Design MIPS, start of the top module:
module MIPS(input clk, rst,
	output [31:0] imem_addr, input [31:0] imem_data,
	output [31:0] dmem_addr, output [31:0] dmem_wdata, output dmem_we, input [31:0] dmem_rdata);
Size in the first run: about 4,900 cells after synthesis, ~1,100 flip-flops, about 160 I/O pins, roughly 62,000 sq um of cells after synthesis.
clock: 10.5 ns
lec_check: 0
cap_margin: 20
core_margin: 5
core_utilization: 40
cts_cluster_diameter: 54
gpl_timing_driven: 1
max_routing_layer: met4
slew_margin: 15
run.sh (not shown) runs the stock make flow with config.mk's settings and CLKGATE_MAP_FILE=.
Next try:
CORE_MARGIN = 2   (was 5)
CORE_UTILIZATION = 55   (was 40)
CTS_CLUSTER_DIAMETER = default   (was 54)
GPL_TIMING_DRIVEN = default   (was 1)
MAX_ROUTING_LAYER = default   (was met4)
SLEW_MARGIN = 20   (was 15)
clock period = 10.4 ns   (was 10.5 ns; I/O delays follow)
The new run ran to the end with no violations.
Routed wire length goes down by 2.0%.
Via count goes up by 0.69%.
Clock skew goes up by 14 ps.
Clock-buffer cell count goes down by 3.
Register-to-register slack got worse by 40 ps.
Die size goes down by 29%.
Critical path depth is unchanged.
Design area goes down by 0.71%.
Synthesized area does not change.
Core utilization goes up by 17 points.

* * *

Starting RTL as in the previous note.
make LEC_CHECK=0 CAP_MARGIN=20 CORE_MARGIN=2 CORE_UTILIZATION=40 SLEW_MARGIN=20 finish   # period 10.4 ns
The baseline finished clean.
Then changed:
Settings changed: ABC_AREA from default to 0, CORE_ASPECT_RATIO from default to 0.5, CORE_UTILIZATION 40 to 72, CTS_CLUSTER_DIAMETER from default to 391, CTS_CLUSTER_SIZE from default to 100, PLACE_DENSITY from default to 0.4, SETUP_SLACK_MARGIN from default to 0.97.
Clock period 10.4 ns to 4.25 ns, I/O delays scaled along.
Outcome: With this change the flow stopped in 4_1_cts; synthesized area stays the same; die size came out lower by well over a third; synthesized cell count stays the same.
Then changed:
Settings changed: ABC_AREA 0 to default, CORE_ASPECT_RATIO 0.5 to default, CTS_CLUSTER_DIAMETER 391 to default, CTS_CLUSTER_SIZE 100 to 40, GPL_TIMING_DRIVEN from default to 1, HOLD_SLACK_MARGIN from default to 0.3, MIN_ROUTING_LAYER from default to met1, PLACE_DENSITY 0.4 to 0.35, SETUP_SLACK_MARGIN 0.97 to 3.29, TNS_END_PERCENT from default to 90.
Clock period 4.25 ns to 11.9 ns, I/O delays scaled along.
After rerunning: With this change the flow ended with an error in 5_1_grt, error GRT-0232. Synthesized area does not change. Die size hardly moves. Synthesized cell count stays the same.
Then changed:
Settings changed: CORE_UTILIZATION 72 to 58, CTS_CLUSTER_SIZE 40 to default, GPL_TIMING_DRIVEN 1 to default, HOLD_SLACK_MARGIN 0.3 to default, MIN_ROUTING_LAYER met1 to default, PLACE_DENSITY 0.35 to default, SETUP_SLACK_MARGIN 3.29 to default, TNS_END_PERCENT 90 to default.
Clock period 11.9 ns to 5.75 ns, I/O delays scaled along.
Outcome:
- With this change the flow finished with setup timing left
- synthesized cell count does not change
- die size grows by a quarter to a third
- synthesized area is unchanged

* * *

build 85:
The RTL this note starts from:
==> flow/design.v <==
`timescale 1ns/1ns
module MIPS(input clk, rst,
	output [31:0] imem_addr, input [31:0] imem_data,
	output [31:0] dmem_addr, output [31:0] dmem_wdata, output dmem_we, input [31:0] dmem_rdata);
	wire Is_SV, MemtoReg, Reg_Write, Mem_Read, Mem_Write ,  Branch, ALUsrc, ld;
	wire [1:0] regDst, writeDst, Jump;
	wire [2:0] ALUOp;
	wire [3:0] ALUOperation;
	wire [5:0] func, opcode;
	Data_path DP(clk , rst  , MemtoReg , Reg_Write , Mem_Read, Mem_Write , Branch , ALUsrc ,  ld , regDst ,   writeDst , Jump , ALUOperation, func, opcode,
		imem_addr, imem_data, dmem_addr, dmem_wdata, dmem_we, dmem_rdata);
	controller CU(opcode , MemtoReg , Reg_Write , Mem_Read ,Mem_Write ,  Branch , ALUsrc , ld , regDst ,  writeDst , Jump , ALUOp);
	ALU_control ALU_CU(func , ALUOp , ALUOperation);
endmodule
`timescale 1ns/1ns
module Data_path (input clk , reset , MemtoReg , Reg_Write , Mem_Read, Mem_Write  , Branch , ALUsrc ,  ld ,input [1:0] regDst ,   writeDst , Jump , input[3:0] ALUOperation, output [5:0]func, opcode,
  output [31:0] imem_addr, input [31:0] imem_data, output [31:0] dmem_addr, output [31:0] dmem_wdata, output dmem_we, input [31:0] dmem_rdata);
  wire [31:0] adrToPC, PC_out, PC_inc_out, Extend_data, instruction, WritetoReg_data,
  high_out, low_out, write_data, Read_data1, Read_data2, Operand_data2, branch_data
  , Mem_read_value , shifted_ext , adr_inc_out , concated;
  wire [63:0] ALU_result;
  wire Zero;
  wire [4:0] write_reg;
  wire [27:0] shifted_inst;
  PC CUT_PC(clk , reset, adrToPC , PC_out);
  PC_inc CUT_PCinc(PC_out, PC_inc_out);
  Sign_extend CUT_SE(instruction[15:0] , Extend_data);
  assign imem_addr = PC_out;
  assign instruction = imem_data;
  Mux4to1_32bit CUT_mux4_32( WritetoReg_data , PC_inc_out, high_out , low_out , writeDst , write_data);
  Mux3to1_5bit CUT_mux3_5( instruction[20:16] , instruction[15:11], 5'b11111, regDst , write_reg);
  Register_file CUT_RF(clk , reset ,  instruction[25:21] , instruction[20:16] , write_reg , write_data , Reg_Write , Read_data1 ,Read_data2);
  Mux2to1_32bit CUT_mux2_32( Read_data2 ,Extend_data , ALUsrc , Operand_data2);
  Shl2_32 CUT_shl2(Extend_data , shifted_ext);
  address_inc CUT_inc_adr( PC_inc_out, shifted_ext , adr_inc_out);
  assign can_branch = Zero & Branch;
  Mux2to1_32bit CUT3_mux2_32( PC_inc_out , adr_inc_out ,can_branch , branch_data);
  Shl2_26 CUT2_shl2( instruction[25:0] , shifted_inst);
  assign concated = {PC_inc_out[31:28], shifted_inst};
  Mux3to1_32bit CUT2_mux3_32( branch_data , concated, Read_data1 , Jump, adrToPC);
  ALU_32bit CUT_ALU(Read_data1, Operand_data2 , ALUOperation , ALU_result, Zero);
  REG32 High(reset, clk, ld, ALU_result[63:32], high_out);
  REG32 Low(reset, clk, ld, ALU_result[31:0], low_out);
  assign dmem_addr = ALU_result[31:0];
  assign dmem_wdata = Read_data2;
  assign dmem_we = Mem_Write;
  assign Mem_read_value = dmem_rdata;
  Mux2to1_32bit CUT2_mux2_32( ALU_result[31:0] , Mem_read_value ,MemtoReg , WritetoReg_data);
  assign func = instruction[5:0];
  assign opcode = instruction[31:26];
 endmodule
module controller (input [5:0] opcode , output reg MemtoReg , Reg_Write , Mem_Read , Mem_Write ,  Branch , ALUsrc , ld ,output reg [1:0] regDst ,  writeDst , Jump , output reg  [2:0] ALUOp);
	parameter [5:0] R_TYPE = 6'b000000;
	parameter [5:0] ADD_IMEDIATE = 6'b000001;  
	parameter [5:0] SLT_IMEDIATE = 6'b000010;  
	parameter [5:0] LOAD_WORD = 6'b000011;  
	parameter [5:0] SAVE_WORD = 6'b000100;  
	parameter [5:0] BRANCH_EQUAL = 6'b000101;  
	parameter [5:0] JUMP = 6'b000110;  
	parameter [5:0] JUMP_REG = 6'b000111;  
	parameter [5:0] JUMP_AND_LINK = 6'b001000;  
	always @ (*)
	begin 
		{MemtoReg , Reg_Write , Mem_Read , Branch , ALUsrc , ld, regDst , writeDst , Mem_Write ,  Jump , ALUOp} = 16'b0;
		Mem_Write = 1'b0;
		case (opcode)
		R_TYPE: begin  
			{regDst, Reg_Write, ALUsrc, MemtoReg, writeDst, Jump} = 9'b011000000;
			ALUOp = 3'b101;
		end
		ADD_IMEDIATE: begin  
			{regDst, Reg_Write, ALUsrc, MemtoReg, writeDst, Jump} = 9'b001100000;
			ALUOp = 3'b000;
		end
		SLT_IMEDIATE: begin  
			{regDst, Reg_Write, ALUsrc, MemtoReg, writeDst, Jump} = 9'b001100000;
			ALUOp = 3'b011;
		end	
		LOAD_WORD: begin  
			{regDst, MemtoReg, Reg_Write, Mem_Read, ALUsrc, writeDst, Jump} = 10'b0011110000;
			ALUOp = 3'b000;
			end	
		SAVE_WORD:begin  
			{ALUsrc, Mem_Write ,Jump} = 4'b1100;
			ALUOp = 3'b000;
			end
		BRANCH_EQUAL:begin  
			{Branch, Jump} = 3'b100;
			ALUOp = 3'b001;
		end
		JUMP:begin  
			{Jump} = 2'b01;
			end	
		JUMP_AND_LINK:begin  
			{Reg_Write, regDst, writeDst, Jump} = 7'b1100101;
			end
		JUMP_REG:begin  
			{Jump} = 2'b10;
			end		
		endcase
	end
endmodule 
module ALU_control(input [5:0] func , input [2:0] ALUop , output reg [3:0] ALUoperation);  
always @ (*)
	begin 
	  ALUoperation = 4'b0000;
	  case(ALUop)
	    0: ALUoperation = 4'b0000;  
	    1: ALUoperation = 4'b0111;  
	    2: ALUoperation = 4'b1000;  
	    3: ALUoperation = 4'b0110;  
	    4: ALUoperation = 4'b0010;  
	    5: case(func)
	         0: ALUoperation = 4'b0000;  
	         1: ALUoperation = 4'b0001;  
	         2: ALUoperation = 4'b0011;  
	         3: ALUoperation = 4'b0100;  
	         4: ALUoperation = 4'b0101;  
	         5: ALUoperation = 4'b0110;  
	         default: ALUoperation = 4'b0000;
	         endcase
	    default: ALUoperation = 4'b0000;
	     endcase
  end
endmodule
module ALU_32bit( input [31:0] In1 ,In2 , input [3:0] ALU_Sel ,output [63:0] Out, output Zero);
  reg [63:0] ALU_Result;
  reg temp_zero;
  always @(*)
  begin
      ALU_Result = 64'b0;
      temp_zero = 1'b0;
      case(ALU_Sel)
      4'b0000:  
       ALU_Result = In1 + In2; 
      4'b0001:  
       ALU_Result = In1 - In2;
      4'b0011:  
       ALU_Result = In1 & In2;
      4'b0100:  
       ALU_Result = In1 | In2;
      4'b0101:  
       ALU_Result = In1 ^ In2;
      4'b0110:  
       ALU_Result = ( In1 < In2 ) ? 32'd1 : 32'd0;
      4'b0111:  
       temp_zero = ( In1 == In2 ) ? 1'd1 : 1'd0  ;
      4'b1000:  
       temp_zero =  ( In1 == In2 ) ? 1'd0 : 1'd1;
        default: ALU_Result = 64'b0 ; 
      endcase
  end
  assign Out = ALU_Result;
  assign Zero = temp_zero;
endmodule
`timescale 1ns/1ns
module Register_file ( input clk, reset , input [4:0] Read_reg1 , Read_reg2 , write_reg ,  input [31:0] write_data , input reg_write ,output [31:0] Read_data1 ,Read_data2 );
	reg [31:0] Reg_data [0:31];
 	wire [31:0] test;
	assign test = Reg_data[9];
	integer i;
	assign Read_data1 = Reg_data[Read_reg1];
	assign Read_data2 = Reg_data[Read_reg2];
	always @ (posedge clk)
	begin 
		if ( reset )
			begin
				for ( i=0 ; i < 32 ; i = i+1)
					Reg_data [i] <= 0;
			end
		else 
			begin 
				if ( reg_write )
					if ( write_reg != 5'b0 )
						Reg_data[write_reg] <= write_data;
					else
					  Reg_data[write_reg] <= Reg_data[write_reg];
			end
	end
endmodule
`timescale 1ns/1ns
module REG32(input rst, clk, ld, input [31:0]data, output reg [31:0]out);
  always @(posedge clk) begin
      if(rst) out<=32'b0;
      else if(ld==1) out<=data;
      else out<=out;
  end
endmodule
`timescale 1ns/1ns
module PC(input clk , reset,  input [31:0] PC , 	output reg [31:0] PC_out);
	always @(posedge clk) begin
		if (reset)
			PC_out <=32'b0;
		else 
			PC_out <= PC;
	end
endmodule
module PC_inc ( input [31:0] PC , output [31:0] PC_inc_out);
	assign PC_inc_out = PC + 4;
endmodule
module address_inc( input [31:0] In1 , In2 , output [31:0] adr_inc_out);
	assign adr_inc_out = In1 + In2;
endmodule	
module Mux2to1_32bit( input [31:0] In1 , In2 ,input Sel , output [31:0]Out);
	assign Out = (Sel == 1'b0) ? In1 : 
	             (Sel == 1'b1) ? In2 : 32'bx;
endmodule
module Mux3to1_5bit( input [4:0] In1 , In2, In3 , input [1:0]Sel , output [4:0]Out);
	assign Out = (Sel == 2'b00) ? In1 : 
	             (Sel == 2'b01) ? In2 : 
	             (Sel == 2'b10) ? In3 : 5'bx;
endmodule
module Mux3to1_32bit( input [31:0] In1 , In2, In3 , input [1:0]Sel , output [31:0]Out);
	assign Out = (Sel == 2'b00) ? In1 : 
	             (Sel == 2'b01) ? In2 : 
	             (Sel == 2'b10) ? In3 : 32'bx;
endmodule
module Mux4to1_32bit( input [31:0] In1 , In2, In3 , In4 , input [1:0]Sel , output [31:0]Out);
	assign Out = (Sel == 2'b00) ? In1 : 
	             (Sel == 2'b01) ? In2 : 
	             (Sel == 2'b10) ? In3 : 
	             (Sel == 2'b11) ? In4 : 32'bx;
endmodule
module Sign_extend ( input [15:0] In , output reg [31:0] Out);
	integer i;
	always @ (*)
	begin 
		for ( i=16 ; i<32 ; i = i+1 )
		begin 
			Out [i] = In[15];
			Out [i-16] = In[i-16];
		end
	end
endmodule
module Shl2_32(input [31:0] In , 	output [31:0] Out);
    assign Out = {In[29:0], 2'b00};
endmodule
module Shl2_26(input [25:0] In , 	output [27:0] Out);
    assign Out = {In, 2'b00};
endmodule
clock: 5.88 ns
lec_check: 0
cap_margin: 20
core_margin: 2
core_utilization: 66
cts_cluster_size: 40
gpl_timing_driven: 1
min_routing_layer: met1
place_density_lb_addon: 0.01
setup_slack_margin: 0.32
slew_margin: 20
tns_end_percent: 90
Build 85 never completed; the flow aborted with a tool error in 5_1_grt.
The inputs of build 20 differ from those of build 85 as listed below.
==> flow/config.mk <==
export PLATFORM = sky130hd
export DESIGN_NAME = MIPS
export DESIGN_NICKNAME = MIPS
export VERILOG_FILES = /design/flow/design.v
export SDC_FILE = /design/flow/constraint.sdc
export NUM_CORES = 4
export LEC_CHECK = 0
export CAP_MARGIN = 20
export CORE_MARGIN = 2
export CORE_UTILIZATION = 60
export CTS_CLUSTER_SIZE = 54
export SETUP_SLACK_MARGIN = 1.65
export SLEW_MARGIN = 20
==> flow/constraint.sdc <==
create_clock -name core_clock -period 5.75 [get_ports {clk}]
set_input_delay 1.1500 -clock core_clock [delete_from_list [all_inputs] [get_ports {clk}]]
set_output_delay 1.1500 -clock core_clock [all_outputs]
set_load 0.01 [all_outputs]
Results
Build 85 got as far as 5_1_grt, where a tool error ended the run.
[build 20] flow finished | final checks: failed | reasons: setup timing
Relative to build 85, the post-placement cell count measured on build 20 has increased by a few percent.
Floorplan die height came out higher on build 20 than on build 85.
Number of buffers added for setup after CTS in build 20 is 11% above build 85.
Final estimated routing congestion in global placement shrinks by a few percent when moving from build 85 to build 20.
Modified inputs, build 97 compared to build 20
--- a/flow/config.mk
+++ b/flow/config.mk
@@ -7,7 +7,9 @@
 export LEC_CHECK = 0
+export ABC_AREA = 0
 export CAP_MARGIN = 20
 export CORE_MARGIN = 2
-export CORE_UTILIZATION = 60
-export CTS_CLUSTER_SIZE = 54
-export SETUP_SLACK_MARGIN = 1.65
+export CORE_UTILIZATION = 72
+export CTS_CLUSTER_DIAMETER = 244
+export CTS_CLUSTER_SIZE = 98
+export PLACE_DENSITY = 0.39
 export SLEW_MARGIN = 20
==> flow/constraint.sdc <==
create_clock -name core_clock -period 6.25 [get_ports {clk}]
set_input_delay 1.2500 -clock core_clock [delete_from_list [all_inputs] [get_ports {clk}]]
set_output_delay 1.2500 -clock core_clock [all_outputs]
set_load 0.01 [all_outputs]
Compare build 97 and build 20 | post-CTS setup buffer count higher: build 97
Vertical die dimension: build 97 < build 20
Taking build 20 over build 97, the estimated wirelength of the detail-placed design ratio works out to 0.881.
Run status, build 97: aborted in 5_1_grt, error GRT-0116

* * *

// MIPS: RTL as listed in full above, without the edits since
Settings: LEC_CHECK=0, CAP_MARGIN=20, CORE_ASPECT_RATIO=0.71, CORE_MARGIN=2, CORE_UTILIZATION=60, CTS_CLUSTER_SIZE=52, GPL_TIMING_DRIVEN=1, MIN_ROUTING_LAYER=met1, PLACE_DENSITY_LB_ADDON=0.01, SETUP_SLACK_MARGIN=1.62, SLEW_MARGIN=20, TNS_END_PERCENT=90; clock period 5.75 ns.
The starting point produced a layout that fails on setup timing.
==> next run, changes <==
CORE_ASPECT_RATIO = unset   (was 0.71)
CORE_UTILIZATION = 40   (was 60)
CTS_CLUSTER_SIZE = unset   (was 52)
GPL_TIMING_DRIVEN = unset   (was 1)
MIN_ROUTING_LAYER = unset   (was met1)
PLACE_DENSITY_LB_ADDON = unset   (was 0.01)
SETUP_SLACK_MARGIN = unset   (was 1.62)
TNS_END_PERCENT = unset   (was 90)
clock period = 10.5 ns   (was 5.75 ns; I/O delays follow)
Result: With this change the flow went through all stages and came out clean. Routed wire length came out lower by 11%. Design area fell by 13%. Via count went down by 14%. Clock skew falls by 0.062 ns.
==> next run, changes <==
ABC_AREA = 1   (was unset)
CELL_PAD_IN_SITES_DETAIL_PLACEMENT = 2   (was unset)
CELL_PAD_IN_SITES_GLOBAL_PLACEMENT = 1   (was unset)
CORE_ASPECT_RATIO = 0.62   (was unset)
CTS_CLUSTER_SIZE = 15   (was unset)
GPL_TIMING_DRIVEN = 0   (was unset)
MAX_ROUTING_LAYER = met4   (was unset)
PLACE_DENSITY_LB_ADDON = 0.08   (was unset)
SETUP_SLACK_MARGIN = 3.08   (was unset)
With this change the flow died in global routing (5_1_grt).
Synthesized area rose by about 7%.
Die area rose by 7.4%.
Synthesized cell count rose by about 70%.
